**design/flow/design.v**
```verilog
module top(clk, rst, start,i, socin1
  ,socin2
  ,socin3
  ,socin4,
  socout1
  ,socout2
  ,socout3
  ,socout4
  ,outReady);
  input i;
  input start;
  input clk;
  input rst;
  input socin1;
  input socin2;
  input socin3;
  input socin4;
  output socout1;
  output socout2;
  output socout3;
  output socout4;
  output outReady;
wire loadOut1
  ,loadOut2
  ,loadOut3
  ,loadOut4
  ,shft
  ,clrCount1
  ,loadDivide1
  ,loadDivide2
  ,loadMultiply
  ,divideDone1
  ,divideDone2
  ,multiplyDone
  ,ngtv
  ,loaded
  ,outDone;
  wire [1:0] sel2;
  CONTROLPATH z0 (
   loadOut1
  ,loadOut2
  ,loadOut3
  ,loadOut4
  ,shft
  ,clrCount1
  ,sel2
  ,loadDivide1
  ,loadDivide2
  ,loadMultiply
  ,divideDone1
  ,divideDone2
  ,multiplyDone
  ,ngtv
  ,loaded
  ,start
  ,clk
  ,rst
  ,outDone
);
 DATAPATH z1 (
   i
  ,clk
  ,rst
  ,socin1
  ,socin2
  ,socin3
  ,socin4
  ,shft
  ,loadOut1
  ,loadOut2
  ,loadOut3
  ,loadOut4
  ,clrCount1
  ,sel2
  ,loadDivide1
  ,loadDivide2
  ,loadMultiply
  ,socout1
  ,socout2
  ,socout3
  ,socout4
  ,divideDone1
  ,divideDone2
  ,multiplyDone
  ,outDone
  ,outReady
  ,loaded
  ,ngtv
);
endmodule
module CONTROLPATH(
   loadOut1
  ,loadOut2
  ,loadOut3
  ,loadOut4
  ,shft
  ,clrCount1
  ,sel2
  ,loadDivide1
  ,loadDivide2
  ,loadMultiply
  ,divideDone1
  ,divideDone2
  ,multiplyDone
  ,ngtv
  ,loaded
  ,start
  ,clk
  ,rst
  ,outDone
);
  input clk;
  input rst;
  input divideDone1;
  input divideDone2;
  input loaded;
  input multiplyDone;
  input ngtv;
  input start;
  input outDone;
  output reg loadOut1;
  output reg loadOut2;
  output reg loadOut3;
  output reg loadOut4;
  output reg clrCount1;
  output reg [1:0] sel2;
  output reg shft;
  output reg loadDivide1;
  output reg loadDivide2;
  output reg loadMultiply;
  reg [4:0] state;
  parameter S0=5'b00000,S1=5'b00001,S2=5'b00010,S3=5'b00011,S4=5'b00100,S5=5'b00101,S6=5'b00110,S7=5'b00111,S8=5'b01000,S9=5'b01001, S10=5'b01010,S11=5'b01011,S12=5'b01100,S13=5'b01101,S14=5'b01110,S15=5'b01111,S16=5'b10000,S17=5'b10001,S18=5'b10010,S19=5'b10011, S20=5'b10100,S21=5'b10101,S22=5'b10110,S23=5'b10111,S24=5'b11000,S25=5'b11001;
  always@(posedge clk)
    if(rst) state <= S0;
    else
    case(state)
      S0: if(start == 1) state <= S1;
      S1: state <= S2;  
      S2: if(loaded) begin if(!ngtv) state <= S3; else state <= S24; end  
      S3: state <= S4;  
      S4: if(divideDone2) state <= S5;  
      S5: state <= S6;  
      S6: if(multiplyDone) state <= S7;  
      S7: state <= S8;  
      S8: state <= S9;  
      S9: if(divideDone2) state <= S10;  
      S10: state <= S11;  
      S11: if(multiplyDone) state <= S12;  
      S12: state <= S13;  
      S13: state <= S14;  
      S14: if(divideDone2) state <= S15;  
      S15: state <= S16;  
      S16: if(multiplyDone) state <= S17;  
      S17: state <= S18;  
      S18: state <= S19;  
      S19: if(divideDone2) state <= S20;  
      S20: state <= S21;  
      S21: if(multiplyDone) state <= S22;  
      S22: state <= S23;  
      S23: if(outDone) state <= S0;
      S24: state <= S25;  
      S25: if(divideDone1) state <= S3;
  default: state <= S0;
    endcase
  always@(*)
    begin
      clrCount1    = (state==S1);
      loadDivide2  = (state==S3)|(state==S8)|(state==S13)|(state==S18);
      loadMultiply = (state==S5)|(state==S10)|(state==S15)|(state==S20);
      loadOut1     = (state==S7);
      loadOut2     = (state==S12);
      loadOut3     = (state==S17);
      loadOut4     = (state==S22);
      shft         = (state==S23);
      loadDivide1  = (state==S24);
      if(state>=S8 && state<=S12) sel2 = 2'd1;
      else if(state>=S13 && state<=S17) sel2 = 2'd2;
      else if(state>=S18 && state<=S23) sel2 = 2'd3;
      else sel2 = 2'd0;
    end
endmodule
module DATAPATH(
   i
  ,clk
  ,rst
  ,socin1
  ,socin2
  ,socin3
  ,socin4
  ,shft
  ,loadOut1
  ,loadOut2
  ,loadOut3
  ,loadOut4
  ,clrCount1
  ,sel2
  ,loadDivide1
  ,loadDivide2
  ,loadMultiply
  ,socout1
  ,socout2
  ,socout3
  ,socout4
  ,divideDone1
  ,divideDone2
  ,multiplyDone
  ,outDone
  ,outReady
  ,loaded
  ,ngtv
);
  input i;
  input clk;
  input rst;
  input socin1;
  input socin2;
  input socin3;
  input socin4;
  input loadOut1;
  input loadOut2;
  input loadOut3;
  input loadOut4;
  input shft;
  input clrCount1;
  input loadMultiply;
  input loadDivide1;
  input loadDivide2;
  input [1:0] sel2;
  output socout1;
  output ngtv;
  output loaded;
  output socout2;
  output socout3;
  output socout4;
  output divideDone1;
  output divideDone2;
  output outDone;
  output outReady;
  output multiplyDone;
  wire ld1;
  wire ld2;
  wire [12:0] current;
  wire [9:0] soc1;
  wire [9:0] soc2;
  wire [9:0] soc3;
  wire [9:0] soc4;
  wire [3:0] count;
  wire [10:0] soc_1;
  wire [10:0] soc_2;
  wire [10:0] soc_3;
  wire [10:0] soc_4;
  wire [43:0] mux_out;
  wire [12:0] sum_out;
  wire [25:0] multiplyOut;
  wire outDone1;
  wire outDone2;
  wire outDone3;
  wire outDone4;
  wire outReady1;
  wire outReady2;
  wire outReady3;
  wire outReady4;
  assign outReady = outReady1&outReady2&outReady3&outReady4;
  assign outDone  = outDone1&outDone2&outDone3&outDone4;
  assign loaded = !ld1;
  wire sel;
  assign sel = current[12];
  assign ngtv = current[12];
  wire [12:0] divideOut;
  wire [12:0] divideIn;
  wire divideDone11;
  wire divideDone12;
  wire divideDone13;
  wire divideDone14;
  wire s1;
  wire s2;
  wire s3;
  wire s4;
  wire [10:0] soc_11;
  wire [10:0] soc_22;
  wire [10:0] soc_33;
  wire [10:0] soc_44;
  assign s1 = |{1'b0,soc1};
  assign s2 = |{1'b0,soc2};
  assign s3 = |{1'b0,soc3};
  assign s4 = |{1'b0,soc4};
  assign divideDone1 = divideDone11&divideDone12&divideDone13&divideDone14;
  SIPO13     S1(current,i,clk,ld1);
  SIPO10     S2(soc1,socin1,clk,ld2);
  SIPO10     S3(soc2,socin2,clk,ld2);
  SIPO10     S4(soc3,socin3,clk,ld2);
  SIPO10     S5(soc4,socin4,clk,ld2);
  COUNTER1   A1(count,clk,clrCount1,rst);
  COMPARATOR C1(count,ld1,ld2);
  DIVIDER1    A2(soc_1,divideDone11,10'd1,soc1,loadDivide1,clk);
  DIVIDER1    A3(soc_2,divideDone12,10'd1,soc2,loadDivide1,clk);
  DIVIDER1    A4(soc_3,divideDone13,10'd1,soc3,loadDivide1,clk);
  DIVIDER1    A5(soc_4,divideDone14,10'd1,soc4,loadDivide1,clk);
  DIVIDER2    A6(divideIn,sum_out,divideOut,loadDivide2,clk,divideDone2);
  MUX1       M1({1'b0,soc1},{1'b0,soc2},{1'b0,soc3},{1'b0,soc4},soc_11,soc_22,soc_33,soc_44,mux_out,sel);
  MUX2       M2(mux_out[43:33],mux_out[32:22],mux_out[21:11],mux_out[10:0],divideIn[10:0],sel2);
  assign divideIn[12:11] = 2'b00;
  MUX3       M3(11'b0,soc_1,s1,soc_11);
  MUX3       M4(11'b0,soc_2,s2,soc_22);
  MUX3       M5(11'b0,soc_3,s3,soc_33);
  MUX3       M6(11'b0,soc_4,s4,soc_44);
  ADDER      W1(mux_out[43:33],mux_out[32:22],mux_out[21:11],mux_out[10:0],sum_out);
  BOOTH      B1(current,{1'b0,divideOut[12:1]},multiplyOut,loadMultiply,clk,multiplyDone);
  PISO       P1(multiplyOut[23:11],socout1,clk,rst,loadOut1,outDone1,outReady1,shft);
  PISO       P2(multiplyOut[23:11],socout2,clk,rst,loadOut2,outDone2,outReady2,shft);
  PISO       P3(multiplyOut[23:11],socout3,clk,rst,loadOut3,outDone3,outReady3,shft);
  PISO       P4(multiplyOut[23:11],socout4,clk,rst,loadOut4,outDone4,outReady4,shft);
endmodule
module SIPO13(d_out,d_in,clk,en);
  input d_in,clk,en;
  output [12:0] d_out;
  reg [12:0] out;
  assign d_out = out;
  always@(posedge clk)
    if(en)
    begin
      out[12] <= d_in;
      out[11:0] <= out[12:1];
    end
endmodule
module SIPO10(d_out,d_in,clk,en);  
  input d_in,clk,en;
  output [9:0] d_out;
  reg [9:0] out;
  assign d_out = out;
  always@(posedge clk)
    if(en)
    begin
      out[9] <= d_in;
      out[8:0] <= out[9:1];
    end
endmodule
module COUNTER1(d_out,clk,clr,rst);
  input clk,clr,rst;
  output reg [3:0] d_out;
  always@(posedge clk)
    begin
      if(rst)
        d_out <= 13;
      else if(clr)
        d_out <= 0;
      else if(d_out < 13)
        d_out <= d_out + 1;
    end
endmodule
module COMPARATOR(din,ld1,ld2);
  input [3:0] din;
  output ld1,ld2;
  assign ld1 = din<13;
  assign ld2 = din<10;
endmodule
module DIVIDER1(d_out,divideDone,numerator,denominator,load,clk);
  input [9:0] numerator,denominator;
  input load,clk;
  output divideDone;
  output [10:0] d_out;  
  reg [3:0] count;  
  reg [10:0] A;  
  reg [10:0] Q; 
  reg [9:0] M;  
  wire [10:0]AM;
  assign AM = A-M;
  assign d_out = Q;
  assign divideDone = (count==10);
  always@(posedge clk)
    begin
      if(load==1)
        begin
          count <= 0;
          A <= {1'b0,numerator};
          M <= denominator;
          Q <= 0;
        end
      else if(count < 11)
        begin
          count <= count +1 ;
          if(A<M)
            begin 
             Q <= Q << 1;
             A <= A << 1;
            end
          else
            begin
              Q <= {Q[9:0],1'b1};
              A <= {AM[9:0],1'b0};
            end
        end
    end
endmodule
module DIVIDER2(numerator,denominator,d_out,load,clk,divideDone);
  input [12:0] numerator,denominator;
  input load,clk;
  output [12:0] d_out;
  output divideDone;
  reg [12:0] Q;
  reg[13:0] A;
  reg [12:0] M;
  reg [3:0] count;
  wire [13:0] AM;
  assign AM = A-M;
  assign d_out = Q;
  assign divideDone = (count==13);
  always@(posedge clk)
    begin
      if(load)
        begin
          count <= 0;
          Q <= 0;
          M <= denominator;
          A <= {1'b0,numerator};
        end
      else if(count < 13)
        begin
          count <= count+1;
          if(A < M)
            begin
              Q <= Q << 1;
              A <= A << 1;
            end
          else 
            begin
              A <= {AM[12:0],1'b0};
              Q <= {Q[12:0],1'b1};
            end
         end
    end
endmodule
module ADDER(in1,in2,in3,in4,out);
  input [10:0] in1;
  input [10:0] in2;
  input [10:0] in3;
  input [10:0] in4;
  output reg [12:0] out;
  always@(*)
    out = {2'b00,in1}+{2'b00,in2}+{2'b00,in3}+{2'b00,in4};
endmodule
module MUX1(in1,in2,in3,in4,in5,in6,in7,in8,out,sel);
  input [10:0] in1;
  input [10:0] in2;
  input [10:0] in3;
  input [10:0] in4;
  input [10:0] in5;
  input [10:0] in6;
  input [10:0] in7;
  input [10:0] in8;
  input sel;
  output reg [43:0] out;
  always@(*)
    out = sel ? {in5,in6,in7,in8}:{in1,in2,in3,in4};
endmodule
module MUX2(in1,in2,in3,in4,out,sel);
  input [10:0] in1;
  input [10:0] in2;
  input [10:0] in3;
  input [10:0] in4;
  input [1:0] sel;
  output reg [10:0] out;
  always@(*)
    case(sel)
      2'b00: out[10:0] = in1[10:0];
      2'b01: out[10:0] = in2[10:0];
      2'b10: out[10:0] = in3[10:0];
      2'b11: out[10:0] = in4[10:0];
    endcase
endmodule
module MUX3(in1,in2,sel,out);
  input [10:0] in1;
  input [10:0] in2;
  input sel;
  output reg [10:0] out;
  always@(*)
    out = sel ? in2:in1;
endmodule
module BOOTH(in1,in2,out,load,clk,done);
  input [12:0] in1,in2;
  input clk,load;
  output [25:0] out;
  output done;
  reg [12:0] A;
  reg [12:0] Q;
  reg [12:0] M;
  wire [13:0] AM1;
  wire [13:0] AM2;
  assign AM1 = {A[12],A}+{M[12],M};
  assign AM2 = {A[12],A}-{M[12],M};
  assign out = {A,Q};
  reg [3:0] count;
  reg Q_1;
  assign done = (count==13);
  always@(posedge clk)
    begin
      if(load)
        begin
          count <= 0;
          A <= 0;
          M <= in1;
          Q <= in2;
          Q_1 <= 0;
        end
      else if(count < 13)
        begin
          count <= count + 1;
          if(in2 == 4096)
            begin
            A<= 0;
          	Q <= in1;
            end
          else if({Q[0],Q_1} == 2'b00 | {Q[0],Q_1} == 2'b11)
             begin
               A <= {A[12],A[12:1]};
               Q <= {A[0],Q[12:1]};
               Q_1 <= Q[0];
             end
          else if({Q[0],Q_1} == 2'b01)
            begin
              A <= AM1[13:1];
              Q <= {AM1[0],Q[12:1]};
              Q_1 <= Q[0];
            end
          else
            begin
              A <= AM2[13:1];
              Q <= {AM2[0],Q[12:1]};
              Q_1 <= Q[0];
            end
        end 
    end
endmodule
module PISO(d_in,d_out,clk,rst,load,done,ready,shft);
  input [12:0] d_in;
  input clk;
  input rst;
  input load;
  input shft;
  output d_out;
  output done;
  output ready;
  reg [12:0] out;
  reg [4:0] count;
  assign d_out = out[0];
  assign done = count==13;
  assign ready = !done;
  always@(posedge clk)
    begin
      if(rst)
        count <= 13;
      else if(load)
        begin
          out <= d_in;
          count <= 1;
        end
      else if(count < 13 & shft)
        begin
        count <= count+1;
          out <= out >>1;
        end
    end
endmodule
```
**design/flow/run.sh**
```bash
#!/bin/bash
# the make line also repeats each setting of config.mk as NAME=value (left out here)
make -C /OpenROAD-flow-scripts/flow DESIGN_CONFIG=/design/flow/config.mk WORK_HOME=/design/flow/orfs CLKGATE_MAP_FILE= finish
```
**design/flow/config.mk**
```make
export PLATFORM = sky130hd
export DESIGN_NAME = top
export DESIGN_NICKNAME = top
export VERILOG_FILES = /design/flow/design.v
export SDC_FILE = /design/flow/constraint.sdc
export NUM_CORES = 4
export LEC_CHECK = 0
export CAP_MARGIN = 20
export CORE_MARGIN = 2
export CORE_UTILIZATION = 68
export CTS_CLUSTER_SIZE = 37
export PLACE_DENSITY = 0.6
export SLEW_MARGIN = 20
```
**design/flow/constraint.sdc**
```tcl
create_clock -name core_clock -period 2.26 [get_ports {clk}]
set_input_delay 0.4520 -clock core_clock [delete_from_list [all_inputs] [get_ports {clk}]]
set_output_delay 0.4520 -clock core_clock [all_outputs]
set_load 0.01 [all_outputs]
```
==> results of run 1 <==
==> metrics by stage <==
stage                     hold WS [ns]  setup WS [ns]
after detailed placement         0.436          -2.19
after global placement           0.403          -2.10
final                            0.446          -2.29
after global routing             0.446          -2.39
after CTS                        0.448          -2.04
after floorplan                  0.400          -2.01
==> layout make-up <==
type	instances	area (um2)
tap	390	488
clock inverter	23	198
sequential	387	9710
fill	1365	3420
multi-input combinational	1396	11000
inverter	156	593
clock buffer	51	1110
timing repair buffer	374	3010
==> per-layer routing <==
layer / track usage, % / part of all wire, %
met1: 42.0 / 39
met2: 62.5 / 51
met3: 4.40 / 5.7
met4: 13.1 / 4.4
met5: 0 / 0
==> what timing repair did <==
item,4_1_cts,5_1_grt
setup buffers,33,24
pin swaps,84,86
gates cloned,3,0
gates resized,142,149
setup endpoints to repair,75,80
hold buffers,0,0
==> run notes, run 1 <==
fresh numbers from the pnr run: sequential share of power=24.7%, height of the chip=177 um, Fmax=0.220 GHz, top cells by count=nand2_1, edfxtp_1, dfxtp_1, Worst Hold Endpoint=z1.B1.M[2], core box area=0.0296 mm2, Clock power frac=13.9%, Post-synth ARST share=0%, max-cap violations=0, Final Max Slew Viols=0, final hold vios=0, Crit-path slowest cell=a2111oi_0, Synth area leaders=edfxtp_1, dfxtp_1, ha_1, Final WS setup=-2.29 ns, first-pass GRT wire length=86800 um, FP Rows=63, max incr delay on CP=0.60 ns, detailed placement HPWL=35800 um, fp util=68.9%, synth-to-layout area growth=28.4%, Tool Warnings=59, clock buffer depth=3, worst min-delay path class=reg -> reg, power per cell area=1790 mW/mm2, htree depth=2, CP Launch Type=flop, dpl cell area=0.0232 mm2, Top power group=combinational logic, sw frac=40.9%, setup_tns=-28.68 ns, Post-Place Cells=2649, Die W=177 um, IO Port Bufs=12, vias per cell=6.27, RSZ-0062 raised after global routing=true, aoi share=16.2%, initial antenna violation count=0, Synth Cell Area=0.0204 mm2, CP bufs+invs=3, Synth Area in Adders=9.71%, cell breakdown of the critical path=nor4_4 > a31oi_4 > buf_4 > buf_4 > a22oi_1 > inv_1 > ha_1 > nor4_1 > a2111oi_0 > o211ai_1 > fa_1 > ha_4 > or2_2 > mux2i_1 > a311oi_1 > o311ai_1, initial drt markers=1366, remaining global-route overflow=0, number of synthesized flops with an enable pin=194, Int Pwr=27.6 mW, synth warn=12, cells in synth_stat.txt=2021, Finish-stage setup viols=58, peak supply drop=1.51 mV, Syn Area/Cell=10.1 um2, share of the synthesized area in the top cell type=28.6%, post-synthesis mux area share=4.54%, Final Instance Area=0.0261 mm2, crit path launch=z1.S2.out[2], via count=17400, CTS tree=built, skew final=0.0171 ns, Final GP Congestion=0.916, Post-DRT Antenna Nets=0, number of diodes=0, Max-Slew Margin vs Limit=50.1%, FF+latch count, synth=387, clk latency late pin=0.55 ns, yosys simple share=14.2%, TritonCTS Buffers=40, routed wire length per instance=20.7 um, worst setup path class=reg -> reg, Root Driver=clkbuf_16, slack of the worst reg-to-reg path=-2.29 ns, violated checks=negative setup slack, Net Count, Synth=2175, CP arrival=4.84 ns, Post-Synthesis Cells=2021, Final Cycle Share=202%, Cell Type Count=85, critical path capture point type=flop, actual slew at the worst max-slew pin=0.748 ns, largest net degree at the start of global routing=129, xor/xnor share=3.14%, Req. time, crit path=2.54 ns, crit-path max FO=8, number of detailed-route iterations in the first pass=6, outcome=finished with violations, Layout Cells excl Fill=2777, Post-synth top flop=edfxtp_1, Synth top cell by count=nand2_1, minimum clock period=4.55 ns, Yosys Chip Area=0.0204 mm2, Comb power frac=61.4%, CP endpoint=z1.A6.M[11], Clk pin slew, worst setup/hold paths=0.07 ns, Finished Core Util=88.4%, P_sw=19.1 mW, die area=0.0313 mm2, GRT Total Usage=34.6%, Yosys top cell by area=edfxtp_1, Routed WL=57600 um, power in combinational cells=28.7 mW, Final nets=2509, Critical R2R Capture=z1.A6.M[11], delay-heaviest family, CP=AND-OR/OR-AND gates, Seq/Total Area, Yosys=47.6%, worst r2r src=z1.S2.out[2], Largest logic family=AND-OR/OR-AND gates, hold path cells=0, Most Frequent Cell on Critical Path=buf_4, Hold Crit Start=z1.S1.out[2], total power=46.8 mW, r2r worst-path depth=16, P_seq=11.5 mW, Num Clock Sinks=387, Clk. pwr=6.52 mW, # DRC=0, vias in the first global route=17200, Stages on worst setup path=16, Pleak=10.8 nW, IO Count=13
==> run 2: changes to the inputs <==
- ABC_AREA: not set -> 0
- CAP_MARGIN: 20 -> 15
- CORE_ASPECT_RATIO: not set -> 0.51
- CORE_UTILIZATION: 68 -> 72
- CTS_CLUSTER_DIAMETER: not set -> 164
- CTS_CLUSTER_SIZE: 37 -> 46
- HOLD_SLACK_MARGIN: not set -> -0.0
- PLACE_DENSITY: 0.6 -> not set
- PLACE_DENSITY_LB_ADDON: not set -> 0.19
- SETUP_SLACK_MARGIN: not set -> 0.77
- clock period: 2.26 -> 2.67 ns (I/O delays scaled with it)
==> run 2 against run 1 <==
Effect of this change: the run now fails in global routing (5_1_grt); synthesized cell count unchanged; die size shrank 5.2%; synthesized area unchanged.
==> run notes, run 2 <==
yosys + openroad results -> Largest logic family=AND-OR/OR-AND gates, FP Rows=43, die area=0.0297 mm2, Synth Area in Adders=9.71%, htree depth=1, Stopped at=global routing (5_1_grt), dpl cell area=0.0224 mm2, outcome=did not finish, IO Port Bufs=12, yosys simple share=14.2%, Yosys Chip Area=0.0204 mm2, Final GP Congestion=0.956, Synth area leaders=edfxtp_1, dfxtp_1, ha_1, Syn Area/Cell=10.1 um2, Post-Place Cells=2521, aoi share=16.2%, Root Driver=clkbuf_16, cells in synth_stat.txt=2021, Post-Synthesis Cells=2021, post-synthesis mux area share=4.54%, height of the chip=124 um, number of synthesized flops with an enable pin=194, IO Count=13, Yosys top cell by area=edfxtp_1, synth warn=12, fp util=74.0%, TritonCTS Buffers=12, Synth top cell by count=nand2_1, share of the synthesized area in the top cell type=28.6%, xor/xnor share=3.14%, top cells by count=nand2_1, edfxtp_1, dfxtp_1, Cell Type Count=85, FF+latch count, synth=387, clock buffer depth=3, Die W=239 um, Num Clock Sinks=387, Net Count, Synth=2175, Synth Cell Area=0.0204 mm2, Seq/Total Area, Yosys=47.6%, core box area=0.0275 mm2, Post-synth top flop=edfxtp_1, Post-synth ARST share=0%, detailed placement HPWL=33200 um
-- run 2: repair_timing --
item,4_1_cts
buffers inserted,100
gates resized,293
pin swaps,95
gates cloned,6
setup endpoints to repair,101
hold buffers,0
-- run 2: through the flow --
step                total power, mW  TNS, ns  hold WS (ns)  setup slack (ns)
CTS                            34.5   -15.50         0.459             -1.73
detailed placement             28.1   -16.49         0.425             -1.99
global placement               27.1   -14.41         0.407             -1.72
floorplan                      22.5   -12.23         0.400             -1.60
==> run 3: changes to the inputs <==
- ABC_AREA: 0 -> 1
- CAP_MARGIN: 15 -> 30
- CELL_PAD_IN_SITES_GLOBAL_PLACEMENT: not set -> 2
- CORE_ASPECT_RATIO: 0.51 -> 0.73
- CORE_UTILIZATION: 72 -> 48
- CTS_CLUSTER_DIAMETER: 164 -> 381
- CTS_CLUSTER_SIZE: 46 -> not set
- GPL_ROUTABILITY_DRIVEN: not set -> 0
- GPL_TIMING_DRIVEN: not set -> 0
- HOLD_SLACK_MARGIN: -0.0 -> 0.02
- PLACE_DENSITY: not set -> 0.6
- PLACE_DENSITY_LB_ADDON: 0.19 -> not set
- SETUP_SLACK_MARGIN: 0.77 -> 1.21
- clock period: 2.67 -> 5.0 ns (I/O delays scaled with it)
==> run 3 against run 2 <==
Effect of this change: now clean on timing, DRC and antenna; synthesized area is 3.6% higher; die size is 54% higher; synthesized cell count is 29% higher.
==> run notes, run 3 <==
fresh numbers from the pnr run: outcome=timing/DRC/antenna clean, die area=0.0457 mm2, Cell Type Count=50, worst min-delay path class=reg -> reg, Final Cycle Share=86.4%, Synth area leaders=edfxtp_1, dfxtp_1, nand2_1, core box area=0.0433 mm2, final hold vios=0, vias per cell=5.39, Top power group=combinational logic, slack of the worst reg-to-reg path=0.68 ns, # DRC=0, CTS tree=built, r2r worst-path depth=23, Pleak=10.9 nW, via count=17900, minimum clock period=4.32 ns, sequential share of power=27.9%, GRT Total Usage=25.6%, Int Pwr=10.3 mW, Die W=249 um, CP arrival=4.60 ns, Yosys top cell by area=edfxtp_1, xor/xnor share=1.95%, crit path launch=z1.S1.out[12], critical path capture point type=flop, Largest logic family=simple AND/OR/NAND/NOR gates, Yosys Chip Area=0.0211 mm2, peak supply drop=0.688 mV, Fmax=0.231 GHz, worst r2r src=z1.S1.out[12], Critical R2R Capture=z1.A6.M[11], Final nets=2871, height of the chip=183 um, number of diodes=0, first-pass GRT wire length=92900 um, hold buffer count at CTS=0, Comb power frac=55.9%, Hold Crit Start=z1.S1.out[0], number of synthesized flops with an enable pin=194, cells in synth_stat.txt=2613, top cells by count=nand2_1, inv_1, nor2_1, Net Count, Synth=2767, detailed placement HPWL=43300 um, fp util=48.8%, remaining global-route overflow=0, crit-path max FO=10, delay-heaviest family, CP=adder cells, vias in the first global route=16800, Post-Synthesis Cells=2613, CP bufs+invs=5, IO Port Bufs=11, Routed WL=58500 um, Tool Warnings=57, yosys simple share=21.8%, Post-synth ARST share=0%, Req. time, crit path=5.28 ns, initial drt markers=1537, Synth Cell Area=0.0211 mm2, P_sw=8.15 mW, initial antenna violation count=0, worst setup path class=reg -> reg, Clock power frac=16.2%, FP Rows=65, sw frac=44.2%, synth-to-layout area growth=14.7%, CP endpoint=z1.A6.M[11], actual slew at the worst max-slew pin=0.962 ns, cell breakdown of the critical path=buf_6 > clkinv_8 > o31ai_4 > ha_2 > inv_2 > fa_2 > inv_2 > nand3_2 > nand2_1 > nand2_2 > nand2_2 > a21oi_4 > nor2_1 > nor2_1 > xor2_1 > fa_1 > inv_2 > ha_4 > nand2_4 > nor3_4 > nand2_1 > o2111ai_2 > xor2_1, Synth top cell by count=nand2_1, aoi share=12.8%, Root Driver=clkbuf_16, fillers=4060, clock buffer depth=3, dpl cell area=0.0222 mm2, Clk pin slew, worst setup/hold paths=0.06 ns, CP Launch Type=flop, Clk. pwr=2.99 mW, Synth Area in Adders=9.37%, WHS=0.426 ns, Post-DRT Antenna Nets=0, IO Count=13, skew final=0.0202 ns, Stages on worst setup path=23, Num Clock Sinks=387, Syn Area/Cell=8.07 um2, synth warn=12, Worst Hold Endpoint=z1.B1.M[0], power per cell area=763 mW/mm2, Post-synth top flop=edfxtp_1, Final Max Slew Viols=0, power in combinational cells=10.3 mW, RSZ-0062 raised after global routing=true, Most Frequent Cell on Critical Path=inv_2, P_seq=5.15 mW, TritonCTS Buffers=41, Crit-path slowest cell=fa_1, FF+latch count, synth=387, largest net degree at the start of global routing=47, Finish-stage setup viols=0, clk latency late pin=0.56 ns, share of the synthesized area in the top cell type=27.6%, Final Instance Area=0.0242 mm2, Seq/Total Area, Yosys=45.9%, number of detailed-route iterations in the first pass=5, hold path cells=0, max-cap violations=0, htree depth=2, max incr delay on CP=0.53 ns, routed wire length per instance=17.6 um, post-synthesis mux area share=0%, Max-Slew Margin vs Limit=35.9%
run 3: layer usage:
metal | global-route usage [%] | up-vias | share of wire (%)
met1 | 42.4 | 8490 | 54
met5 | 0 | - | 0
li1 | - | 8860 | -
met2 | 35.5 | 497 | 38
met3 | 3.28 | 48 | 6.7
met4 | 3.93 | 0 | 1.0
run 3: metrics by stage:
| step | TNS, ns | power (mW) | cells | util, % | setup slack (ns) |
|---|---|---|---|---|---|
| 2_1_floorplan | 0 | 11.4 | 2613 | - | 1.21 |
| 3_3_place_gp | -14.44 | 13.6 | 3193 | 51.1 | -0.373 |
| 4_1_cts | 0 | 17.8 | 3302 | 55.4 | 0.738 |
| 6_report | 0 | 18.5 | 3318 | 55.9 | 0.680 |
| 5_1_grt | 0 | 19.9 | 3318 | 55.9 | 0.491 |
| 3_5_place_dp | 0 | 13.8 | 3195 | 51.3 | 0.178 |
run 3: area by class of cell:
cell class | instances | area [um2] | area share (%)
multi-input combinational | 1784 | 10200 | 42.0
sequential | 387 | 9690 | 40.1
inverter | 354 | 1340 | 5.54
clock buffer | 64 | 1180 | 4.89
tap | 569 | 712 | 2.94
timing repair buffer | 61 | 524 | 2.17
buffer | 88 | 478 | 1.97
clock inverter | 11 | 104 | 0.429
run 3: what timing repair did:
| action | in CTS | in global routing |
|---|---|---|
| gates resized | 58 | 33 |
| pin swaps | 40 | 35 |
| gates cloned | 1 | 0 |
| setup endpoints to repair | 10 | 10 |
| buffers inserted | 31 | 16 |
==> run 4: changes to the inputs <==
- CAP_MARGIN: 30 -> 20
- CELL_PAD_IN_SITES_DETAIL_PLACEMENT: not set -> 0
- CELL_PAD_IN_SITES_GLOBAL_PLACEMENT: 2 -> 3
- CORE_ASPECT_RATIO: 0.73 -> 0.64
- CORE_MARGIN: 2 -> 9
- CORE_UTILIZATION: 48 -> 18
- CTS_CLUSTER_DIAMETER: 381 -> 355
- CTS_CLUSTER_SIZE: not set -> 19
- HOLD_SLACK_MARGIN: 0.02 -> 0.24
- MAX_ROUTING_LAYER: not set -> met4
- MIN_ROUTING_LAYER: not set -> met2
- PLACE_DENSITY: 0.6 -> 0.73
- SETUP_SLACK_MARGIN: 1.21 -> 0.37
- SLEW_MARGIN: 20 -> 25
- clock period: 5.0 -> 2.83 ns (I/O delays scaled with it)
==> run 4 against run 3 <==
Effect of this change: the layout now fails its checks (negative setup slack); worst setup slack worse by 2.3 ns; routed wire length up 20%; maximum frequency shrank 3.1%; clock skew grew 0.0083 ns; combinational power up 87%; power up 75%; non-clock buffer count grew 7; die size grew to 2.9 times the previous value; critical path type unchanged; largest power group unchanged; highest routed layer unchanged.
==> run notes, run 4 <==
fresh numbers from the pnr run: FF+latch count, synth=387, Synth Area in Adders=9.37%, Synth area leaders=edfxtp_1, dfxtp_1, nand2_1, clk latency late pin=0.62 ns, Finished Core Util=21.7%, initial antenna violation count=0, delay-heaviest family, CP=adder cells, CP endpoint=z1.A6.M[11], remaining global-route overflow=0, share of the synthesized area in the top cell type=27.6%, critical path capture point type=flop, number of diodes=0, Final WS setup=-1.63 ns, number of detailed-route iterations in the first pass=8, Most Frequent Cell on Critical Path=nand2_1, Req. time, crit path=3.20 ns, sw frac=47.3%, fp util=18.2%, worst r2r src=z1.S1.out[12], hold path cells=0, detailed placement HPWL=50700 um, Clk. pwr=3.84 mW, aoi share=12.8%, final hold vios=0, Comb gate area=0.0104 mm2, Top power group=combinational logic, Synth top cell by count=nand2_1, Largest logic family=simple AND/OR/NAND/NOR gates, Max-Slew Margin vs Limit=42.1%, Seq/Total Area, Yosys=45.9%, clock buffer depth=3, CTS tree=built, Post-DRT Antenna Nets=0, Clock power frac=11.9%, max incr delay on CP=0.55 ns, skew final=0.0285 ns, Crit-path slowest cell=o21ai_1, Stages on worst setup path=17, Post-Place Cells=4157, Clk pin slew, worst setup/hold paths=0.10 ns, Layout Cells excl Fill=4255, actual slew at the worst max-slew pin=0.868 ns, Hold Crit Start=z1.S1.out[0], largest net degree at the start of global routing=40, crit path launch=z1.S1.out[12], power in combinational cells=19.3 mW, Yosys top cell by area=edfxtp_1, Post-synth top flop=edfxtp_1, Final Max Slew Viols=0, total power=32.3 mW, Fmax=0.224 GHz, r2r worst-path depth=17, IO Port Bufs=11, Finish-stage setup viols=12, fillers=12900, Net Count, Synth=2767, routed wire length per instance=16.6 um, height of the chip=292 um, synth-to-layout area growth=19.5%, vias in the first global route=27200, Post-synth ARST share=0%, vias per cell=5.72, FF+latch area=0.00972 mm2, Root Driver=clkbuf_16, Pleak=10.8 nW, violated checks=negative setup slack, GRT Total Usage=16.5%, Final Cycle Share=158%, outcome=finished with violations, core box area=0.116 mm2, Num Clock Sinks=387, setup_tns=-14.92 ns, slack of the worst reg-to-reg path=-1.63 ns, synth warn=12, post-synthesis mux area share=0%, Yosys Chip Area=0.0211 mm2, Critical R2R Capture=z1.A6.M[11], dpl cell area=0.0235 mm2, CP arrival=4.83 ns, cell breakdown of the critical path=buf_6 > buf_6 > nand2_1 > o21ai_1 > ha_1 > nand2_1 > nor2_1 > o31ai_1 > nand3_1 > xor2_1 > fa_1 > ha_1 > inv_1 > nor3_4 > nand2_1 > o2111ai_2 > xor2_2, hold buffer count at CTS=0, FP Rows=100, first-pass GRT wire length=107000 um, TritonCTS Buffers=24, xor/xnor share=1.95%, htree depth=1, Final nets=2861, CP bufs+invs=3, Post-Synthesis Cells=2613, minimum clock period=4.46 ns, Routed WL=70500 um, via count=24300, Comb power frac=59.8%, CP Launch Type=flop, worst min-delay path class=reg -> reg, yosys simple share=21.8%, crit-path max FO=10, sequential share of power=28.3%, cells in synth_stat.txt=2613, top cells by count=nand2_1, inv_1, nor2_1, Final Instance Area=0.0252 mm2, number of synthesized flops with an enable pin=194, RSZ-0062 raised after global routing=true, die area=0.130 mm2, max-cap violations=0, peak supply drop=0.847 mV, Syn Area/Cell=8.07 um2, Cell Type Count=50, Die W=446 um, IO Count=13, initial drt markers=2234, Tool Warnings=55, # DRC=0, P_sw=15.3 mW, Synth Cell Area=0.0211 mm2, Worst Hold Endpoint=z1.B1.M[0], Int Pwr=17.0 mW, power per cell area=1280 mW/mm2, worst setup path class=reg -> reg, P_seq=9.14 mW
==> run 4: metrics by stage <==
step / hold slack (ns) / worst slack (ns)
after floorplan: 0.400 / -0.967
after global placement: 0.412 / -2.20
after detailed placement: 0.411 / -2.19
after CTS: 0.431 / -1.52
after global routing: 0.444 / -1.91
final: 0.431 / -1.63
==> run 4: metal layers <==
| metal | vias up | global-route usage [%] | wire length [um] |
|---|---|---|---|
| met1 | 8805 | - | 0 |
| met2 | 6542 | 14.4 | 30600 |
| met3 | 222 | 28.8 | 38000 |
| met5 | - | - | 0 |
| met4 | 0 | 1.27 | 1840 |
| li1 | 8760 | - | - |
==> run 4: timing repair <==
item	CTS	global route
endpoints found under the setup margin	45	127
setup buffers	31	23
pin swaps	23	33
resized	77	112
==> run 4: final cells by class <==
cell class,instances,area share [%]
buffer,88,1.92
tap,1530,7.59
clock inverter,2,0.129
timing repair buffer,68,2.48
multi-input combinational,1784,41.3
clock buffer,42,2.65
sequential,387,38.5
inverter,354,5.39
==> run 5: changes to the inputs <==
- CELL_PAD_IN_SITES_DETAIL_PLACEMENT: 0 -> not set
- CELL_PAD_IN_SITES_GLOBAL_PLACEMENT: 3 -> not set
- CORE_ASPECT_RATIO: 0.64 -> 1.39
- CORE_MARGIN: 9 -> 2
- CORE_UTILIZATION: 18 -> 72
- CTS_CLUSTER_DIAMETER: 355 -> 346
- CTS_CLUSTER_SIZE: 19 -> 10
- GPL_ROUTABILITY_DRIVEN: 0 -> not set
- GPL_TIMING_DRIVEN: 0 -> not set
- HOLD_SLACK_MARGIN: 0.24 -> 0.12
- MAX_ROUTING_LAYER: met4 -> not set
- MIN_ROUTING_LAYER: met2 -> not set
- PLACE_DENSITY: 0.73 -> 0.37
- SETUP_SLACK_MARGIN: 0.37 -> 0.43
- SLEW_MARGIN: 25 -> 20
- TNS_END_PERCENT: not set -> 5
- clock period: 2.83 -> 2.78 ns (I/O delays scaled with it)
==> run 5 against run 4 <==
Effect of this change: the layout still fails its checks (negative setup slack); critical path depth increased by 7; synthesized cell count unchanged; cell area decreased by 0.75%; global-route usage increased by 22 points; utilization increased by 66 points; via count decreased by 19%; sequential share of layout area increased by 0.22 points; non-clock buffer count increased by 104; worst hold slack got worse by 0.0092 ns; register-to-register slack improved by 0.30 ns.
==> run notes, run 5 <==
fresh numbers from the pnr run: post-synthesis mux area share=0%, IO Count=13, Top power group=combinational logic, xor/xnor share=1.95%, Net Count, Synth=2767, Fmax=0.243 GHz, Synth area leaders=edfxtp_1, dfxtp_1, nand2_1, Final GP Congestion=0.987, crit path launch=z1.S3.out[6], final hold vios=0, synth warn=12, Routed WL=59900 um, Cell Type Count=50, Tool Warnings=57, outcome=finished with violations, fillers=1536, sequential share of power=27.0%, CP arrival=4.40 ns, CP Launch Type=flop, IO Port Bufs=12, remaining global-route overflow=0, Metal-1 WL=20800 um, die area=0.0307 mm2, met3 wire length=4060 um, TritonCTS Buffers=44, number of diodes=0, critical path capture point type=flop, FF+latch count, synth=387, Die W=149 um, largest net degree at the start of global routing=62, slack of the worst reg-to-reg path=-1.33 ns, Post-Place Cells=3141, Worst Hold Endpoint=z1.B1.M[0], RSZ-0062 raised after global routing=true, Final WS setup=-1.33 ns, yosys simple share=21.8%, peak supply drop=1.39 mV, Synth Cell Area=0.0211 mm2, htree depth=2, FF+latch area=0.00970 mm2, hold buffer count at CTS=0, Critical R2R Capture=z1.A6.M[9], Post-Synthesis Cells=2613, height of the chip=206 um, minimum clock period=4.11 ns, Hold Crit Start=z1.S1.out[0], power per cell area=1370 mW/mm2, Clk pin slew, worst setup/hold paths=0.06 ns, Root Driver=clkbuf_16, delay-heaviest family, CP=adder cells, setup_tns=-11.30 ns, number of synthesized flops with an enable pin=194, Seq/Total Area, Yosys=45.9%, Int Pwr=19.6 mW, cell breakdown of the critical path=inv_2 > nand4_1 > nor2_1 > buf_4 > o31ai_4 > ha_2 > inv_2 > fa_2 > inv_2 > nand3_4 > nand2_2 > nand2_2 > nand2_2 > a21oi_4 > xor2_2 > fa_1 > inv_2 > ha_4 > nand2_2 > nor2_1 > nor4_2 > nor2_1 > nor2_1 > xor2_1, top cells by count=nand2_1, inv_1, nor2_1, routed wire length per instance=18.5 um, Max-Slew Margin vs Limit=39.4%, P_sw=14.7 mW, skew final=0.0199 ns, Synth Area in Adders=9.37%, clk latency late pin=0.56 ns, initial antenna violation count=0, Final Cycle Share=148%, Post-synth top flop=edfxtp_1, Syn Area/Cell=8.07 um2, Yosys Chip Area=0.0211 mm2, hold path cells=0, crit-path max FO=7, Clock power frac=15.5%, CP endpoint=z1.A6.M[9], WHS=0.422 ns, top sig layer=met4, power in combinational cells=19.7 mW, number of detailed-route iterations in the first pass=8, FP Rows=73, Pleak=11.7 nW, cells in synth_stat.txt=2613, GRT Total Usage=38.1%, Finish-stage setup viols=12, Stages on worst setup path=24, worst setup path class=reg -> reg, Layout Cells excl Fill=3237, max incr delay on CP=0.54 ns, CP bufs+invs=5, core box area=0.0287 mm2, # DRC=0, Comb power frac=57.5%, DR WL met2=31100 um, Post-synth ARST share=0%, max-cap violations=0, Num Clock Sinks=387, detailed placement HPWL=39900 um, initial drt markers=1640, Req. time, crit path=3.07 ns, CTS tree=built, r2r worst-path depth=24, vias per cell=6.08, vias in the first global route=19600, Largest logic family=simple AND/OR/NAND/NOR gates, Post-DRT Antenna Nets=0, Clk. pwr=5.31 mW, worst min-delay path class=reg -> reg, Synth top cell by count=nand2_1, via count=19700, sw frac=42.8%, violated checks=negative setup slack, actual slew at the worst max-slew pin=0.908 ns, share of the synthesized area in the top cell type=27.6%, Comb gate area=0.0102 mm2, clock buffer depth=3, worst r2r src=z1.S3.out[6], Final Max Slew Viols=0, Yosys top cell by area=edfxtp_1, aoi share=12.8%, P_seq=9.25 mW, synth-to-layout area growth=18.6%, Crit-path slowest cell=fa_1, Final nets=2985, fp util=73.6%, Finished Core Util=87.3%, first-pass GRT wire length=93200 um
-- run 5: final cells by class --
type | instances | area share [%]
Clock inverter | 2 | 0.0850
Timing Repair Buffer | 260 | 8.05
Sequential cell | 387 | 38.8
Multi-Input combinational cell | 1784 | 40.8
Inverter | 354 | 5.36
Tap cell | 375 | 1.87
Clock buffer | 75 | 5.03
-- run 5: what timing repair did --
| item | in CTS | in global routing |
|---|---|---|
| setup endpoints to repair | 30 | 45 |
| buffers inserted | 6 | 13 |
| pin swaps | 23 | 53 |
| resized | 33 | 86 |
-- run 5: per-stage QoR --
stage          power [mW]  setup slack, ns  area, um2
2_1_floorplan        20.6            -1.02      21300
3_3_place_gp         25.8            -1.24      23200
3_5_place_dp         26.7            -1.35      23200
4_1_cts              32.9            -1.21      24600
5_1_grt              36.4            -1.50      25000
6_report             34.2            -1.33      25000
-- run 5: per-layer routing --
layer,vias to the layer above,global-route usage (%)
li1,9095,-
met5,-,0
met4,0,23.7
met1,9215,39.5
met2,1058,71.0
met3,301,6.14
==> run 6: changes to the inputs <==
- CORE_ASPECT_RATIO: 1.39 -> not set
- CTS_CLUSTER_DIAMETER: 346 -> 216
- CTS_CLUSTER_SIZE: 10 -> 24
- HOLD_SLACK_MARGIN: 0.12 -> not set
- PLACE_DENSITY: 0.37 -> not set
- PLACE_DENSITY_LB_ADDON: not set -> 0.17
- SETUP_SLACK_MARGIN: 0.43 -> 0.78
- TNS_END_PERCENT: 5 -> not set
- clock period: 2.78 -> 2.7 ns (I/O delays scaled with it)
==> run 6 against run 5 <==
Effect of this change: the flow now stops in global routing (5_1_grt); synthesized cell count unchanged; die size about the same; synthesized area did not move.
==> run notes, run 6 <==
yosys + openroad results -> outcome=did not finish, detailed placement HPWL=39500 um, IO Port Bufs=12, remaining global-route overflow=16, Root Driver=clkbuf_16, core box area=0.0288 mm2, share of the synthesized area in the top cell type=27.6%, Net Count, Synth=2767, IO Count=13, Largest logic family=simple AND/OR/NAND/NOR gates, FP Rows=62, cells in synth_stat.txt=2613, Post-synth ARST share=0%, dpl ws=-1.38 ns, Final GP Congestion=0.971, die area=0.0307 mm2, Synth Cell Area=0.0211 mm2, Num Clock Sinks=387, Stopped at=global routing (5_1_grt), Synth Area in Adders=9.37%, aoi share=12.8%, synth warn=12, Yosys top cell by area=edfxtp_1, Syn Area/Cell=8.07 um2, number of synthesized flops with an enable pin=194, height of the chip=175 um, Post-Synthesis Cells=2613, Yosys Chip Area=0.0211 mm2, top cells by count=nand2_1, inv_1, nor2_1, Seq/Total Area, Yosys=45.9%, fp util=73.3%, clock buffer depth=3, GRT Total Usage=69.8%, Synth top cell by count=nand2_1, yosys simple share=21.8%, TritonCTS Buffers=20, hold buffer count at CTS=0, post-synthesis mux area share=0%, Post-synth top flop=edfxtp_1, Cell Type Count=50, Die W=175 um, xor/xnor share=1.95%, htree depth=1, Synth area leaders=edfxtp_1, dfxtp_1, nand2_1, Error=[ERROR GRT-0232] Routing congestion too high. Check the congestion heatmap in the GUI., FF+latch count, synth=387
run 6: stage by stage:
| step | instances | area [um2] |
|---|---|---|
| after CTS | 3237 | 25200 |
| after detailed placement | 3134 | 23300 |
| after global placement | 3134 | 23300 |
| after floorplan | 2613 | 21500 |
run 6: routing by layer:
metal / overflow / GRT usage, %
met3: 2 / 47.5
met1: 0 / 68.6
met5: 0 / 9.29
met2: 3 / 92.6
met4: 11 / 73.4
run 6: timing repair:
item | CTS
setup buffers | 64
cloned | 5
endpoints found under the setup margin | 105
pin swaps | 81
gates resized | 242
==> run 7: changes to the inputs <==
- CORE_ASPECT_RATIO: not set -> 0.87
- CTS_CLUSTER_DIAMETER: 216 -> 342
- CTS_CLUSTER_SIZE: 24 -> 13
- HOLD_SLACK_MARGIN: not set -> 0.3
- PLACE_DENSITY_LB_ADDON: 0.17 -> 0.2
- SETUP_SLACK_MARGIN: 0.78 -> 0.24
- SLEW_MARGIN: 20 -> 30
- clock period: 2.7 -> 2.67 ns (I/O delays scaled with it)
==> run 7 against run 6 <==
Effect of this change: now fails the layout checks on negative setup slack; synthesized cell count unchanged; die size about the same; synthesized area unchanged.
==> run notes, run 7 <==
fresh numbers from the pnr run: minimum clock period=4.12 ns, synth warn=12, CP Launch Type=flop, worst r2r src=z1.S2.out[7], # DRC=0, xor/xnor share=1.95%, FP Rows=58, P_sw=15.5 mW, worst setup path class=reg -> reg, number of diodes=0, clock buffer depth=3, Routed WL=58400 um, share of the synthesized area in the top cell type=27.6%, critical path capture point type=flop, Critical R2R Capture=z1.A6.M[11], violated checks=negative setup slack, Num Clock Sinks=387, Final Instance Area=0.0246 mm2, CP arrival=4.41 ns, Post-DRT Antenna Nets=0, number of detailed-route iterations in the first pass=6, Layout Cells excl Fill=3226, initial antenna violation count=0, sw frac=43.4%, detailed placement HPWL=40500 um, Final GP Congestion=0.985, yosys simple share=21.8%, setup_tns=-13.30 ns, remaining global-route overflow=0, via count=19400, crit-path max FO=4, Synth area leaders=edfxtp_1, dfxtp_1, nand2_1, Largest logic family=simple AND/OR/NAND/NOR gates, Post-Synthesis Cells=2613, Req. time, crit path=2.97 ns, Seq/Total Area, Yosys=45.9%, Stages on worst setup path=25, dpl cell area=0.0232 mm2, actual slew at the worst max-slew pin=0.836 ns, Fmax=0.243 GHz, die area=0.0307 mm2, GRT Total Usage=38.0%, RSZ-0062 raised after global routing=true, vias in the first global route=18500, Worst Hold Endpoint=z1.B1.M[0], Final WS setup=-1.45 ns, Final Max Slew Viols=0, initial drt markers=2288, Finish-stage setup viols=12, TritonCTS Buffers=35, IO Port Bufs=12, fp util=73.0%, Post-synth ARST share=0%, clk latency late pin=0.55 ns, Post-Place Cells=3147, Int Pwr=20.3 mW, max incr delay on CP=0.50 ns, power in combinational cells=21.4 mW, post-synthesis mux area share=0%, largest net degree at the start of global routing=62, P_seq=9.60 mW, synth-to-layout area growth=16.7%, Crit-path slowest cell=fa_1, peak supply drop=3.18 mV, max-cap violations=0, Net Count, Synth=2767, skew final=0.0217 ns, CP bufs+invs=5, CP endpoint=z1.A6.M[11], outcome=finished with violations, cells in synth_stat.txt=2613, Yosys top cell by area=edfxtp_1, worst min-delay path class=reg -> reg, hold buffer count at CTS=0, routed wire length per instance=18.1 um, Die W=188 um, dpl ws=-1.43 ns, htree depth=2, core box area=0.0289 mm2, FF+latch count, synth=387, delay-heaviest family, CP=adder cells, Max-Slew Margin vs Limit=44.3%, Syn Area/Cell=8.07 um2, Final Cycle Share=154%, Hold Crit Start=z1.S1.out[0], number of synthesized flops with an enable pin=194, top cells by count=nand2_1, inv_1, nor2_1, power per cell area=1450 mW/mm2, Root Driver=clkbuf_16, Post-synth top flop=edfxtp_1, vias per cell=6.00, Tool Warnings=55, height of the chip=164 um, Top power group=combinational logic, hold path cells=0, Synth Area in Adders=9.37%, Comb power frac=59.9%, Final nets=2964, Cell Type Count=50, Clock power frac=13.3%, Yosys Chip Area=0.0211 mm2, crit path launch=z1.S2.out[7], sequential share of power=26.8%, Clk pin slew, worst setup/hold paths=0.07 ns, Clk. pwr=4.76 mW, CTS tree=built, Synth Cell Area=0.0211 mm2, Pleak=11.5 nW, aoi share=12.8%, IO Count=13, slack of the worst reg-to-reg path=-1.45 ns, r2r worst-path depth=25, first-pass GRT wire length=93700 um, Synth top cell by count=nand2_1, final hold vios=0
## run 7: per-stage QoR
stage / power, mW / utilization, % / hold WS, ns
2_1_floorplan: 22.1 / - / 0.400
3_3_place_gp: 27.7 / 80.5 / 0.408
3_5_place_dp: 28.8 / 80.5 / 0.418
4_1_cts: 34.8 / 84.8 / 0.428
5_1_grt: 38.2 / 85.2 / 0.426
6_report: 35.8 / 85.2 / 0.426
## run 7: routing by layer
layer	part of all wire, %	routed length [um]	vias up	GRT usage [%]
li1	-	-	9035	-
met1	41	24000	9054	52.2
met2	46	26700	1103	61.2
met3	10	6010	179	7.13
met4	2.9	1680	0	12.7
met5	0	0	-	0
## run 7: repair_timing
action / 4_1_cts / 5_1_grt
pin swaps: 28 / 18
setup endpoints to repair: 20 / 36
buffers inserted: 12 / 4
gates resized: 37 / 25
endpoints found under the hold margin: 0 / 0
## run 7: layout make-up
type	count	area (um2)
Fill cell	1637	4270
Clock inverter	4	53.8
Inverter	354	1330
Clock buffer	59	966
Sequential cell	387	9700
Tap cell	390	488
Multi-Input combinational cell	1784	10100
Timing Repair Buffer	248	1930
==> run 8: changes to the inputs <==
- CAP_MARGIN: 20 -> 15
- CORE_ASPECT_RATIO: 0.87 -> 0.71
- CTS_CLUSTER_DIAMETER: 342 -> 354
- CTS_CLUSTER_SIZE: 13 -> 12
- HOLD_SLACK_MARGIN: 0.3 -> -0.0
- PLACE_DENSITY_LB_ADDON: 0.2 -> 0.01
- SETUP_SLACK_MARGIN: 0.24 -> 0.5
- SLEW_MARGIN: 30 -> 20
- TNS_END_PERCENT: not set -> 70
- clock period: 2.67 -> 1.76 ns (I/O delays scaled with it)
==> run 8 against run 7 <==
Effect of this change: the run now fails in clock tree synthesis (4_1_cts); die size is essentially flat; synthesized cell count is the same; synthesized area is the same.
==> run notes, run 8 <==
yosys + openroad results -> Synth top cell by count=nand2_1, Syn Area/Cell=8.07 um2, cells in synth_stat.txt=2613, yosys simple share=21.8%, Yosys top cell by area=edfxtp_1, Post-synth ARST share=0%, IO Count=13, FP Rows=52, share of the synthesized area in the top cell type=27.6%, Synth Area in Adders=9.37%, Post-synth top flop=edfxtp_1, aoi share=12.8%, Stopped at=clock tree synthesis (4_1_cts), Synth Cell Area=0.0211 mm2, Cell Type Count=50, Final GP Congestion=1.00, Die W=207 um, synth warn=12, core box area=0.0286 mm2, outcome=did not finish, xor/xnor share=1.95%, Largest logic family=simple AND/OR/NAND/NOR gates, Seq/Total Area, Yosys=45.9%, die area=0.0307 mm2, height of the chip=148 um, detailed placement HPWL=49000 um, fp util=73.7%, Error=[ERROR DPL-0038] Utilization greater than 100%, impossible to legalize, Synth area leaders=edfxtp_1, dfxtp_1, nand2_1, FF+latch count, synth=387, top cells by count=nand2_1, inv_1, nor2_1, Net Count, Synth=2767, Yosys Chip Area=0.0211 mm2, Post-Synthesis Cells=2613, number of synthesized flops with an enable pin=194, IO Port Bufs=12, post-synthesis mux area share=0%
==> run 8: stage by stage <==
stage          power (mW)  utilization (%)  cells  setup slack [ns]  area [um2]
2_1_floorplan        35.4                -   2613             -2.03       22400
3_3_place_gp         45.9             89.5   3320             -2.19       25600
3_5_place_dp         48.7             89.5   3320             -2.36       25600
==> run 9: changes to the inputs <==
- ABC_AREA: 1 -> not set
- CAP_MARGIN: 15 -> 20
- CORE_ASPECT_RATIO: 0.71 -> not set
- CORE_UTILIZATION: 72 -> 66
- CTS_CLUSTER_DIAMETER: 354 -> not set
- CTS_CLUSTER_SIZE: 12 -> not set
- HOLD_SLACK_MARGIN: -0.0 -> not set
- PLACE_DENSITY_LB_ADDON: 0.01 -> not set
- SETUP_SLACK_MARGIN: 0.5 -> not set
- TNS_END_PERCENT: 70 -> not set
- clock period: 1.76 -> 2.72 ns (I/O delays scaled with it)
==> run 9 against run 8 <==
Effect of this change: now fails the layout checks on negative setup slack; synthesized area down 3.5%; synthesized cell count down 23%; die size up 5.1%.
==> run notes, run 9 <==
fresh numbers from the pnr run: htree depth=2, Final Cycle Share=163%, clock buffer depth=3, Final WS setup=-1.70 ns, minimum clock period=4.42 ns, Stages on worst setup path=21, worst r2r src=z1.S3.out[9], Clk. pwr=5.72 mW, crit path launch=z1.S3.out[9], Final Instance Area=0.0243 mm2, Most Frequent Cell on Critical Path=buf_4, Clock power frac=16.0%, die area=0.0323 mm2, Tool Warnings=59, aoi share=16.2%, clk latency late pin=0.53 ns, RSZ-0062 raised after global routing=true, setup_tns=-14.67 ns, detailed placement HPWL=33900 um, via count=15800, total power=35.8 mW, remaining global-route overflow=0, Synth area leaders=edfxtp_1, dfxtp_1, ha_1, FP Rows=64, CP bufs+invs=6, first-pass GRT wire length=77900 um, delay-heaviest family, CP=adder cells, GRT Total Usage=29.3%, Post-Synthesis Cells=2021, Yosys Chip Area=0.0204 mm2, post-synthesis mux area share=4.54%, share of the synthesized area in the top cell type=28.6%, fp util=66.7%, hold buffer count at CTS=0, vias per cell=5.99, initial antenna violation count=0, synth warn=12, Syn Area/Cell=10.1 um2, Yosys top cell by area=edfxtp_1, Critical R2R Capture=z1.A6.M[9], peak supply drop=1.07 mV, number of synthesized flops with an enable pin=194, number of diodes=0, max-cap violations=0, CP arrival=4.71 ns, FF+latch area=0.00969 mm2, Int Pwr=21.5 mW, CP Launch Type=flop, cells in synth_stat.txt=2021, CTS tree=built, Post-DRT Antenna Nets=0, CP endpoint=z1.A6.M[9], number of detailed-route iterations in the first pass=7, Net Count, Synth=2175, hold path cells=0, fillers=1928, vias in the first global route=15600, Finished Core Util=79.5%, cell breakdown of the critical path=nor4_4 > a31oi_4 > a22o_1 > ha_2 > inv_2 > fa_2 > buf_4 > buf_6 > xor2_2 > fa_1 > buf_4 > buf_4 > fa_2 > nor2b_4 > o21ai_2 > a21boi_2 > o21ai_4 > a21oi_4 > nor2_4 > buf_6 > xnor2_2, Finish-stage setup viols=12, r2r worst-path depth=21, Synth top cell by count=nand2_1, Hold Crit Start=z1.S1.out[0], Top power group=combinational logic, critical path capture point type=flop, outcome=finished with violations, Seq/Total Area, Yosys=47.6%, core box area=0.0305 mm2, routed wire length per instance=18.5 um, Pleak=9.94 nW, sw frac=39.8%, max incr delay on CP=0.44 ns, Req. time, crit path=3.00 ns, power in combinational cells=20.6 mW, Num Clock Sinks=387, Die W=180 um, worst setup path class=reg -> reg, power per cell area=1470 mW/mm2, Comb gate area=0.0103 mm2, Crit-path slowest cell=edfxtp_1, Worst Hold Endpoint=z1.B1.M[0], yosys simple share=14.2%, Comb power frac=57.5%, Root Driver=clkbuf_16, Synth Area in Adders=9.71%, final hold vios=0, synth-to-layout area growth=19.2%, Clk pin slew, worst setup/hold paths=0.06 ns, Final nets=2361, actual slew at the worst max-slew pin=0.741 ns, height of the chip=180 um, violated checks=negative setup slack, Final Max Slew Viols=0, initial drt markers=1129, Fmax=0.226 GHz, crit-path max FO=4, TritonCTS Buffers=41, Synth Cell Area=0.0204 mm2, Post-synth ARST share=0%, IO Port Bufs=12, Routed WL=48700 um, slack of the worst reg-to-reg path=-1.70 ns, Max-Slew Margin vs Limit=50.6%, largest net degree at the start of global routing=129, xor/xnor share=3.14%, Post-synth top flop=edfxtp_1, Final GP Congestion=0.891, worst min-delay path class=reg -> reg, sequential share of power=26.5%, Cell Type Count=85, top cells by count=nand2_1, edfxtp_1, dfxtp_1, P_seq=9.46 mW, FF+latch count, synth=387, skew final=0.0164 ns, dpl cell area=0.0223 mm2, IO Count=13, P_sw=14.2 mW, # DRC=0, Largest logic family=AND-OR/OR-AND gates
-- run 9: area by class of cell --
cell class,instances,share of cell area [%]
tap,396,2.04
clock inverter,19,0.861
multi-input combinational,1396,42.4
timing repair buffer,225,7.42
clock buffer,56,4.89
inverter,156,2.42
sequential,387,39.9
-- run 9: through the flow --
| step | setup slack, ns | hold slack [ns] | std cells |
|---|---|---|---|
| 3_3_place_gp | -1.70 | 0.407 | 2541 |
| 5_1_grt | -1.84 | 0.434 | 2635 |
| 3_5_place_dp | -1.77 | 0.416 | 2541 |
| 2_1_floorplan | -1.55 | 0.400 | 2021 |
| 4_1_cts | -1.68 | 0.430 | 2624 |
| 6_report | -1.70 | 0.428 | 2635 |
-- run 9: what timing repair did --
| item | in CTS | in global routing |
|---|---|---|
| pin swaps | 18 | 38 |
| gates cloned | 0 | 1 |
| buffers inserted | 11 | 12 |
| resized | 34 | 51 |
| endpoints found under the setup margin | 13 | 29 |
-- run 9: routing by layer --
layer / up-vias / global-route usage, % / wire, um
li1: 7684 / - / -
met1: 7606 / 35.8 / 19900
met2: 355 / 53.2 / 25000
met3: 126 / 4.23 / 2050
met4: 0 / 9.92 / 1680
met5: - / 0 / 0
==> run 10: changes to the inputs <==
- ABC_AREA: not set -> 0
- CAP_MARGIN: 20 -> 15
- CORE_ASPECT_RATIO: not set -> 0.71
- CORE_UTILIZATION: 66 -> 72
- CTS_CLUSTER_DIAMETER: not set -> 354
- CTS_CLUSTER_SIZE: not set -> 12
- HOLD_SLACK_MARGIN: not set -> -0.0
- PLACE_DENSITY_LB_ADDON: not set -> 0.01
- SETUP_SLACK_MARGIN: not set -> -0.15
- TNS_END_PERCENT: not set -> 70
- clock period: 2.72 -> 2.03 ns (I/O delays scaled with it)
==> run 10 against run 9 <==
Effect of this change: the flow now stops in global routing (5_1_grt); synthesized area unchanged; die size fell by 8.1%; synthesized cell count unchanged.
==> run notes, run 10 <==
yosys + openroad results -> outcome=did not finish, Stopped at=global routing (5_1_grt), Error=[ERROR GRT-0232] Routing congestion too high. Check the congestion heatmap in the GUI., Num Clock Sinks=387, Largest logic family=AND-OR/OR-AND gates, IO Count=13, Syn Area/Cell=10.1 um2, fp util=73.7%, IO Port Bufs=12, Yosys Chip Area=0.0204 mm2, Seq/Total Area, Yosys=47.6%, Post-synth ARST share=0%, GRT Total Usage=106%, remaining global-route overflow=2887, Final GP Congestion=0.942, Synth area leaders=edfxtp_1, dfxtp_1, ha_1, Post-Synthesis Cells=2021, FP Rows=51, TritonCTS Buffers=38, clock buffer depth=3, post-synthesis mux area share=4.54%, Cell Type Count=85, yosys simple share=14.2%, Root Driver=clkbuf_16, dpl cell area=0.0239 mm2, aoi share=16.2%, core box area=0.0276 mm2, share of the synthesized area in the top cell type=28.6%, Yosys top cell by area=edfxtp_1, number of synthesized flops with an enable pin=194, Synth top cell by count=nand2_1, Net Count, Synth=2175, xor/xnor share=3.14%, die area=0.0297 mm2, Synth Cell Area=0.0204 mm2, top cells by count=nand2_1, edfxtp_1, dfxtp_1, Die W=204 um, Synth Area in Adders=9.71%, height of the chip=146 um, detailed placement HPWL=41800 um, htree depth=2, Post-synth top flop=edfxtp_1, synth warn=12, FF+latch count, synth=387, cells in synth_stat.txt=2021, hold buffer count at CTS=0
-- run 10: what timing repair did --
| action | CTS |
|---|---|
| resized | 212 |
| endpoints found under the hold margin | 0 |
| setup endpoints to repair | 82 |
| cloned | 1 |
| buffers inserted | 33 |
| pin swaps | 105 |
-- run 10: per-layer routing --
metal	track usage [%]	overflow
met1	94.2	51
met3	85.2	42
met2	134	2099
met5	57.6	9
met4	119	686
-- run 10: stage by stage --
stage               setup WS (ns)  TNS (ns)  std cells
detailed placement          -2.61    -49.05       2716
global placement            -2.43    -42.53       2716
CTS                         -2.43    -44.50       2814
floorplan                   -2.24    -28.01       2021
==> run 11: changes to the inputs <==
- ABC_AREA: 0 -> not set
- CELL_PAD_IN_SITES_DETAIL_PLACEMENT: not set -> 2
- CELL_PAD_IN_SITES_GLOBAL_PLACEMENT: not set -> 3
- CORE_ASPECT_RATIO: 0.71 -> not set
- CORE_MARGIN: 2 -> 9
- CORE_UTILIZATION: 72 -> 64
- CTS_CLUSTER_DIAMETER: 354 -> not set
- CTS_CLUSTER_SIZE: 12 -> not set
- GPL_ROUTABILITY_DRIVEN: not set -> 0
- GPL_TIMING_DRIVEN: not set -> 1
- HOLD_SLACK_MARGIN: -0.0 -> not set
- MAX_ROUTING_LAYER: not set -> met4
- PLACE_DENSITY_LB_ADDON: 0.01 -> 0.3
- SETUP_SLACK_MARGIN: -0.15 -> -0.03
- TNS_END_PERCENT: 70 -> not set
- clock period: 2.03 -> 3.35 ns (I/O delays scaled with it)
==> run 11 against run 10 <==
Effect of this change: the flow stops in global placement without I/O (3_1_place_gp_skip_io); synthesized cell count unchanged; die size rose by 30%; synthesized area unchanged.
==> run notes, run 11 <==
yosys + openroad results -> xor/xnor share=3.14%, Net Count, Synth=2175, yosys simple share=14.2%, Yosys Chip Area=0.0204 mm2, post-synthesis mux area share=4.54%, number of synthesized flops with an enable pin=194, Synth Cell Area=0.0204 mm2, FP Rows=64, aoi share=16.2%, synth warn=12, Seq/Total Area, Yosys=47.6%, cells in synth_stat.txt=2021, Error=[ERROR FLW-0024] Place density exceeds 1.0 (current PLACE_DENSITY_LB_ADDON =  0.3). Please check if the value of  PLACE_DENSITY_LB_ADDON is between 0 and 0.99., die area=0.0386 mm2, Cell Type Count=85, Syn Area/Cell=10.1 um2, Post-synth top flop=edfxtp_1, height of the chip=196 um, Stopped at=global placement without I/O (3_1_place_gp_skip_io), core box area=0.0310 mm2, outcome=did not finish, Post-Synthesis Cells=2021, Yosys top cell by area=edfxtp_1, share of the synthesized area in the top cell type=28.6%, FF+latch count, synth=387, fp util=65.7%, Die W=196 um, Synth Area in Adders=9.71%, Synth top cell by count=nand2_1, top cells by count=nand2_1, edfxtp_1, dfxtp_1, Synth area leaders=edfxtp_1, dfxtp_1, ha_1, Largest logic family=AND-OR/OR-AND gates, Post-synth ARST share=0%
Power and IR drop assume default switching activity.
